job 6353:
## ConvEngine
module ConvEngine (
    input         clk,
    input         rst,
    input  [31:0] DMAport,        
    input         acc_enable,     
    input         acc_clear,      
    output [31:0] result          
);
    wire [24:0] mux_out0, mux_out1, mux_out2, mux_out3, mux_out4, mux_out5;
    MUX demux (
        .DMAport(DMAport),
        .out0(mux_out0),
        .out1(mux_out1),
        .out2(mux_out2),
        .out3(mux_out3),
        .out4(mux_out4),
        .out5(mux_out5)
    );
    wire [23:0] reg_data [5:0];
    Register reg0 (
        .clk(clk),
        .rst(rst),
        .enable(mux_out0[0]),
        .datain(mux_out0[24:1]),
        .dataout(reg_data[0])
    );
    Register reg1 (
        .clk(clk),
        .rst(rst),
        .enable(mux_out1[0]),
        .datain(mux_out1[24:1]),
        .dataout(reg_data[1])
    );
    Register reg2 (
        .clk(clk),
        .rst(rst),
        .enable(mux_out2[0]),
        .datain(mux_out2[24:1]),
        .dataout(reg_data[2])
    );
    Register reg3 (
        .clk(clk),
  ...
Settings: LEC_CHECK=0, ABC_AREA=1, CAP_MARGIN=20, CORE_MARGIN=2, CORE_UTILIZATION=72, CTS_CLUSTER_DIAMETER=371, CTS_CLUSTER_SIZE=100, PLACE_DENSITY=0.38, SETUP_SLACK_MARGIN=1.08, SLEW_MARGIN=20, TNS_END_PERCENT=10; clock period 4.71 ns.
run.sh (not shown) runs the stock make flow with config.mk's settings and CLKGATE_MAP_FILE=.
Layout checks on job 6353: not met. Flow itself completed; violations: negative setup slack.
[inputs] job 4115 vs job 6353
- CTS_CLUSTER_SIZE removed (was 100)
- CTS_CLUSTER_DIAMETER removed (was 371)
- SETUP_SLACK_MARGIN removed (was 1.08)
- TNS_END_PERCENT removed (was 10)
- CORE_UTILIZATION changed from 72 to 62
- PLACE_DENSITY removed (was 0.38)
- the clock period (ns, I/O delays scaled along) changed from 4.71 to 10.9
==> comparison <==
Job 4115 has completed all stages; timing, DRC and antenna checks passed. Comparing job 4115 and job 6353, the lower via count of the first global-routing pass was measured on job 4115. From job 4115 to job 6353, total overflow reported by the global router did not move at all. Going from job 6353 to job 4115, average wire per standard cell shrank by about 10%; synthesis-to-finish area growth fell 12 points; length of the first detailed-routing pass in iterations now sits lower. Compared with job 6353, in job 4115 instance tally after logic synthesis has remained practically unchanged, total area of sequential cells fell 45 µm². Job 4115 ended up with reg5.dataout[16]$_DFFE_PP0P_ as its launch point of the critical path; job 6353 ended up with reg2.dataout[23]$_DFFE_PP0P_. Row worst hold slack: job 4115 higher / job 6353 lower.
Here is what was changed in the inputs of job 8033 compared with job 4115.
- ABC_AREA removed (was 1)
- CORE_UTILIZATION changed from 62 to 60
- CTS_CLUSTER_SIZE newly set to 100
- the clock period (ns, I/O delays scaled along) changed from 10.9 to 5.15
Results
No crash in job 8033: every stage finished, but the layout fails its final checks due to negative setup slack. In job 8033 relative to job 4115, vertical die dimension had gone up slightly. Job 8033 gives more worst-skew pair later-pin latency than job 4115 did. Re core utilization: job 4115 and job 8033 aren't equal, and the higher value belongs to job 8033. Timing startpoint of the critical path: reg5.dataout[16]$_DFFE_PP0P_ -> job 4115, reg0.dataout[23]$_DFFE_PP0P_ -> job 8033. In job 8033 the wire length turned out 9.0 mm higher than in job 4115. On maximum fanout along the worst path: between job 4115 and job 8033, it ends up lower for job 8033.
For job 5506, these inputs were changed with respect to job 8033:
- CTS_CLUSTER_DIAMETER newly set to 233
- ABC_AREA newly set to 1
- CORE_UTILIZATION changed from 60 to 72
- the clock period (ns, I/O delays scaled along) changed from 5.15 to 10.9
Findings:
Max basic-gate share of the synthesized area counting and, or, nand and nor cells across job 8033 and job 5506: job 5506
Against job 8033, job 5506 reports a post-layout minimum cycle time that is higher.
Per the final summary, job 5506 finished and its layout is clean on timing, DRC and antenna.
Of job 8033 and job 5506, the run reporting the lower count of clock-buffer cells in the layout was job 8033.
Re detailed-route wire length: job 8033 was higher than job 5506.
Cell area after synthesis in job 5506 vs job 8033: up about 2.5%
NOTE: synthesized cell count in job 5506 exceeds that of job 8033
## Diff of input files: job 4981 against job 5506
- CTS_CLUSTER_DIAMETER no longer set, was 233
- ABC_AREA no longer set, was 1
- CTS_CLUSTER_SIZE no longer set, was 100
- CORE_UTILIZATION now 40, was 72
- the clock period (ns, I/O delays scaled along) now 10.0, was 10.9
Findings:
Between job 5506 and job 4981, global-route usage decreased. Detailed-route wire length per cell ends up higher on job 4981. Per the comparison of job 4981 with job 5506, cell count saw a decrease; via count went down 3410. Run comparison: job 5506 topmost layer with routed signal wires met4; job 4981 topmost layer with routed signal wires met5. Per the comparison of job 4981 with job 5506, y dimension of the die up 73 µm, die area went up by 74%.
Input-level comparison between job 2317 and job 4981:
- SETUP_SLACK_MARGIN: unset -> 1.93
- MAX_ROUTING_LAYER: unset -> met4
- PLACE_DENSITY_LB_ADDON: unset -> 0.06
- CORE_UTILIZATION: 40 -> 72
==> comparison <==
- Looking at total number of cells along the worst setup path, job 2317 sits 2 above job 4981.
- [job 2317] overall global routing resource usage rose 20 points relative to job 4981
- Job 2317 reports its highest routing layer actually used as met4 while job 4981 reports met5.
- The number of buffers other than clock buffers in the final layout in job 4981 is 0.51 times that in job 2317.
